// uart_top
module uart_top (
	input 		clk,    
	input 		rst_n,
	input 		uart_rx,
	output		uart_tx
);
Size: roughly 110 flip-flops, ~6000 um2 of cells after synthesis.
clock: 20.0 ns
lec_check: 0
abc_area: 1
cap_margin: 20
cell_pad_in_sites_detail_placement: 1
cell_pad_in_sites_global_placement: 3
core_aspect_ratio: 0.55
core_margin: 5
core_utilization: 40
cts_cluster_size: 26
gpl_routability_driven: 0
hold_slack_margin: 0.04
slew_margin: 35
tns_end_percent: 20
run.sh (not shown) runs the stock make flow with config.mk's settings and CLKGATE_MAP_FILE=.
The baseline finished clean.
Rerun with:
- CELL_PAD_IN_SITES_DETAIL_PLACEMENT: 1 -> unset
- CELL_PAD_IN_SITES_GLOBAL_PLACEMENT: 3 -> unset
- CORE_MARGIN: 5 -> 2
- CTS_CLUSTER_SIZE: 26 -> unset
- TNS_END_PERCENT: 20 -> unset
Effect:
- The new run finished clean
- maximum frequency is higher by 0.63%
- global-route usage falls by 2.9 points
- non-clock buffer count is unchanged
- combinational power went down by about 8%
- core utilization decreases by 0.20 points
- final cell count is unchanged
- hold slack is worse by 9.5 ps
- critical path depth stays the same
- via count shrinks by 4.8%
- wire length came out lower by 24%
Rerun with:
- ABC_AREA: 1 -> unset
- CORE_ASPECT_RATIO: 0.55 -> unset
- CORE_UTILIZATION: 40 -> 43
- CTS_CLUSTER_DIAMETER: unset -> 323
- CTS_CLUSTER_SIZE: unset -> 98
- GPL_ROUTABILITY_DRIVEN: 0 -> unset
- HOLD_SLACK_MARGIN: 0.04 -> unset
- PLACE_DENSITY: unset -> 0.44
- SLEW_MARGIN: 35 -> 20
- TNS_END_PERCENT: unset -> 20
Clock skew is lower by 3.1 ps; sequential share of layout area rises by 3.5 points; die size came out lower by 14%; power came out lower by 7.1%; setup slack improved by 290 ps; synthesized cell count shrinks by 23%; wire length went down by 16%; combinational power shrinks by 30%; area after synthesis fell by 8.1%; maximum frequency went up by 5.3%; register-to-register slack got worse by 260 ps.
Rerun with:
- CORE_UTILIZATION: 43 -> 65
- CTS_CLUSTER_DIAMETER: 323 -> unset
- CTS_CLUSTER_SIZE: 98 -> unset
- PLACE_DENSITY: 0.44 -> unset
- SETUP_SLACK_MARGIN: unset -> 4.89
- TNS_END_PERCENT: 20 -> unset
The changed run completed with no timing, DRC or antenna violations.
Utilization went up by 23 points.
Clock skew went up by 11 ps.
Combinational power stays flat.
Via count went up by 0.75%.
Sequential share of layout area went up by 1.4 points.
Sequential power barely changes.
Final area went down by 3.2%.
Rerun with:
- ABC_AREA: unset -> 1
- CORE_UTILIZATION: 65 -> 43
- CTS_CLUSTER_DIAMETER: unset -> 323
- CTS_CLUSTER_SIZE: unset -> 98
- PLACE_DENSITY: unset -> 0.37
- SETUP_SLACK_MARGIN: 4.89 -> 5.0
- TNS_END_PERCENT: unset -> 20
=> The new run passed the timing, design-rule and antenna checks; routed wire length is higher by 34%; flip-flop count stays the same; non-clock buffer count is unchanged; power is higher by about 22%; design area is higher by 13%; worst setup slack is worse by 810 ps; synthesized cell count is higher by about 30%; maximum frequency is lower by 13%.
Rerun with:
- ABC_AREA: 1 -> unset
- CELL_PAD_IN_SITES_GLOBAL_PLACEMENT: unset -> 1
- CORE_UTILIZATION: 43 -> 37
- CTS_CLUSTER_DIAMETER: 323 -> 168
- CTS_CLUSTER_SIZE: 98 -> 63
- PLACE_DENSITY: 0.37 -> 0.49
- SETUP_SLACK_MARGIN: 5.0 -> unset
- TNS_END_PERCENT: 20 -> 100
Result: Total power drops by roughly a tenth; cell count drops by about a fifth; via count drops by about a fifth; utilization drops by 6.4 points; global-route usage drops by 3.9 points; maximum frequency climbs by roughly a tenth.

* * *

Setup of job 4921:
uart_top again, from the RTL that the note above started with.
## uart_top
module uart_top (
	input 		clk,    
	input 		rst_n,
	input 		uart_rx,
	output		uart_tx
);
make LEC_CHECK=0 ABC_AREA=1 CAP_MARGIN=20 CELL_PAD_IN_SITES_DETAIL_PLACEMENT=0 CORE_ASPECT_RATIO=1.86 CORE_MARGIN=2 CORE_UTILIZATION=56 CTS_CLUSTER_DIAMETER=320 CTS_CLUSTER_SIZE=88 PLACE_DENSITY=0.37 SETUP_SLACK_MARGIN=0.27 SLEW_MARGIN=10 TNS_END_PERCENT=15 finish   # period 5.91 ns
Input changes introduced in job 8676 (baseline for comparison: job 4921):
- removing CELL_PAD_IN_SITES_DETAIL_PLACEMENT (formerly 0)
- removing PLACE_DENSITY (formerly 0.37)
- removing SETUP_SLACK_MARGIN (formerly 0.27)
- removing TNS_END_PERCENT (formerly 15)
- removing ABC_AREA (formerly 1)
- changing SLEW_MARGIN from 10 to 20
- removing CTS_CLUSTER_SIZE (formerly 88)
- changing CORE_UTILIZATION from 56 to 64
- removing CTS_CLUSTER_DIAMETER (formerly 320)
- removing CORE_ASPECT_RATIO (formerly 1.86)
- changing the clock period (ns, I/O delays scaled along) from 5.91 to 5.61
### Flow results
Number of tap instances shrinks by more than 10% when moving from job 4921 to job 8676. [job 8676] via count of the first global-routing pass fell 932 relative to job 4921. Compared with job 4921, width of the chip in job 8676 increased by more than 10%. Job 4921 has a lower routing usage on met3 than job 8676. Job 8676 ended with less number of non-filler instances in the completed layout than job 4921. Taking job 4921 as the reference, in job 8676 total net switching power went down 150 µW; delay of the slowest cell on the worst path grew by 0.17 ns; setup slack after layout fell 0.13 ns; clock power -about 26%. When job 8676 is measured against job 4921, its final-layout clock buffer total turns out 1 higher.
> inputs changed (job 8676 -> job 6495)
- CTS_CLUSTER_DIAMETER newly set to 104
- CORE_UTILIZATION changed from 64 to 72
- PLACE_DENSITY_LB_ADDON newly set to 0.28
- the clock period (ns, I/O delays scaled along) changed from 5.61 to 5.74
[summary]
Job 6495 vs. job 8676: worst-margin pin slew has decreased; final net count about even; met3 global-route usage decreased 0.82 points; worst hold slack essentially unchanged; cell count lost about 0.9%. Compared with job 8676, job 6495 is hungrier on power. Clock share of power ended up 2.8 points higher on job 6495 than on job 8676. Lower count of vias placed by the detailed router was reported by job 8676, not job 6495.
### job 6495 -> job 1008
- a deleted PLACE_DENSITY_LB_ADDON that had been 0.28
- a deleted CTS_CLUSTER_DIAMETER that had been 104
- a change of CORE_UTILIZATION from 72 to 60
- a change of the clock period (ns, I/O delays scaled along) from 5.74 to 11.4
Findings:
The clock network power in job 1008 sits about 55% below the value recorded for job 6495.
Relative to job 6495, number of cell rows has increased by 3 in job 1008.
Comparing job 1008 against job 6495, there is no change at all in area fraction in full adders, half adders and majority gates.

* * *

uart_top again, from the RTL that the note above started with.
Settings: LEC_CHECK=0, ABC_AREA=1, CAP_MARGIN=20, CELL_PAD_IN_SITES_DETAIL_PLACEMENT=0, CELL_PAD_IN_SITES_GLOBAL_PLACEMENT=1, CORE_ASPECT_RATIO=1.18, CORE_MARGIN=2, CORE_UTILIZATION=34, CTS_CLUSTER_DIAMETER=130, CTS_CLUSTER_SIZE=40, GPL_ROUTABILITY_DRIVEN=1, HOLD_SLACK_MARGIN=0.19, MAX_ROUTING_LAYER=met4, MIN_ROUTING_LAYER=met2, PLACE_DENSITY_LB_ADDON=0.13, SETUP_SLACK_MARGIN=0.82, SLEW_MARGIN=10, TNS_END_PERCENT=60; clock period 6.52 ns.
Change:
Settings changed: ABC_AREA 1 to unset, CELL_PAD_IN_SITES_DETAIL_PLACEMENT 0 to unset, CELL_PAD_IN_SITES_GLOBAL_PLACEMENT 1 to unset, CORE_ASPECT_RATIO 1.18 to 0.55, CORE_UTILIZATION 34 to 40, CTS_CLUSTER_DIAMETER 130 to unset, CTS_CLUSTER_SIZE 40 to unset, GPL_ROUTABILITY_DRIVEN 1 to unset, HOLD_SLACK_MARGIN 0.19 to unset, MAX_ROUTING_LAYER met4 to unset, MIN_ROUTING_LAYER met2 to unset, PLACE_DENSITY_LB_ADDON 0.13 to unset, SETUP_SLACK_MARGIN 0.82 to unset, SLEW_MARGIN 10 to 35, TNS_END_PERCENT 60 to unset.
Clock period 6.52 ns to 20.0 ns, I/O delays scaled along.
After rerunning: Via count went down by 40%; design area went down by 8.5%; register-to-register slack gains 13 ns; power fell by 70%; worst hold slack gets better by 0.0079 ns; cell count falls by 23%; flip-flop count is unchanged.
Change:
Settings changed: CORE_ASPECT_RATIO 0.55 to unset, SLEW_MARGIN 35 to 20.
After rerunning: Global-route usage fell by 1.5 points. Cell count goes down by about 0.65%. Design area came out higher by about 0.34%. Total power increases by about 0.43%. Utilization came out lower by 0.13 points.
Change:
Settings changed: ABC_AREA set to 1, CORE_UTILIZATION 40 to 49, CTS_CLUSTER_DIAMETER set to 323, CTS_CLUSTER_SIZE set to 98, PLACE_DENSITY set to 0.39, TNS_END_PERCENT set to 20.
What happened:
- The new run passed the timing, design-rule and antenna checks
- wire length goes up by 25%
- critical path depth climbs by 1
- clock skew falls by 0.0039 ns
- utilization rises by 9.3 points
- clock-buffer cell count is unchanged
Change:
Settings changed: CELL_PAD_IN_SITES_DETAIL_PLACEMENT set to 1, CELL_PAD_IN_SITES_GLOBAL_PLACEMENT set to 2, CORE_ASPECT_RATIO set to 0.55, CORE_UTILIZATION 49 to 40, CTS_CLUSTER_DIAMETER 323 to 73, CTS_CLUSTER_SIZE 98 to 26, GPL_ROUTABILITY_DRIVEN set to 1, HOLD_SLACK_MARGIN set to 0.04, PLACE_DENSITY 0.39 to unset, SLEW_MARGIN 20 to 35.
After rerunning: Routed wire length came out higher by 31%; setup slack is better by 0.58 ns; power goes up by 2.0%.

* * *

uart_top again, from the RTL that the note above started with.
Settings: LEC_CHECK=0, ABC_AREA=1, CAP_MARGIN=20, CORE_MARGIN=2, CORE_UTILIZATION=72, CTS_CLUSTER_DIAMETER=171, CTS_CLUSTER_SIZE=86, SLEW_MARGIN=20; clock period 10.3 ns.
Next try:
- ABC_AREA: 1 -> default
- CORE_UTILIZATION: 72 -> 40
- CTS_CLUSTER_DIAMETER: 171 -> default
- CTS_CLUSTER_SIZE: 86 -> default
- clock period: 10.3 -> 5.61 ns (I/O delays scaled with it)
After rerunning: Design area shrinks by 5.0%; non-clock buffer count rises by 1; global-route usage is lower by 13 points; sequential power rises by 79%; wire length drops by 18%; core utilization fell by 32 points; synthesized area drops by 8.1%; hold slack degrades by 20 ps; register-to-register slack degrades by 4600 ps; via count decreases by 21%; power is higher by 82%.
Next try:
- CORE_UTILIZATION: 40 -> 72
- CTS_CLUSTER_SIZE: default -> 10
- SETUP_SLACK_MARGIN: default -> 0.92
- clock period: 5.61 -> 3.12 ns (I/O delays scaled with it)
Result:
- hold slack is better by 23 ps
- synthesized cell count stays the same
- worst setup slack is worse by 2000 ps
- count of clock-buffer cells in the layout rises by 3
- die size falls by about 43%
- critical path depth rises by 2
- sequential share of layout area rises by 0.74 points
Next try:
- CTS_CLUSTER_DIAMETER: default -> 400
- PLACE_DENSITY: default -> 0.37
Result: Critical path depth is unchanged; setup slack is unchanged; power stays the same; fmax stays the same; cell area stays the same; via count stays the same; utilization is unchanged; final cell count stays the same; combinational power barely changes; sequential power hardly moves.
Next try:
- CORE_ASPECT_RATIO: default -> 0.7
After rerunning: The changed run went through all stages and came out clean. Final area fell slightly. Count of clock-buffer cells in the layout fell by 4. Worst hold slack hardly moves. Clock skew falls by 5.9 ps. Sequential power is about the same. Worst setup slack degrades by 4.5 ps. Clock power shrinks by roughly a tenth. Routed wire length grows by a little under a tenth. Cell count stays flat.
Power figures rest on the tool's default switching activity, not on a simulated workload.
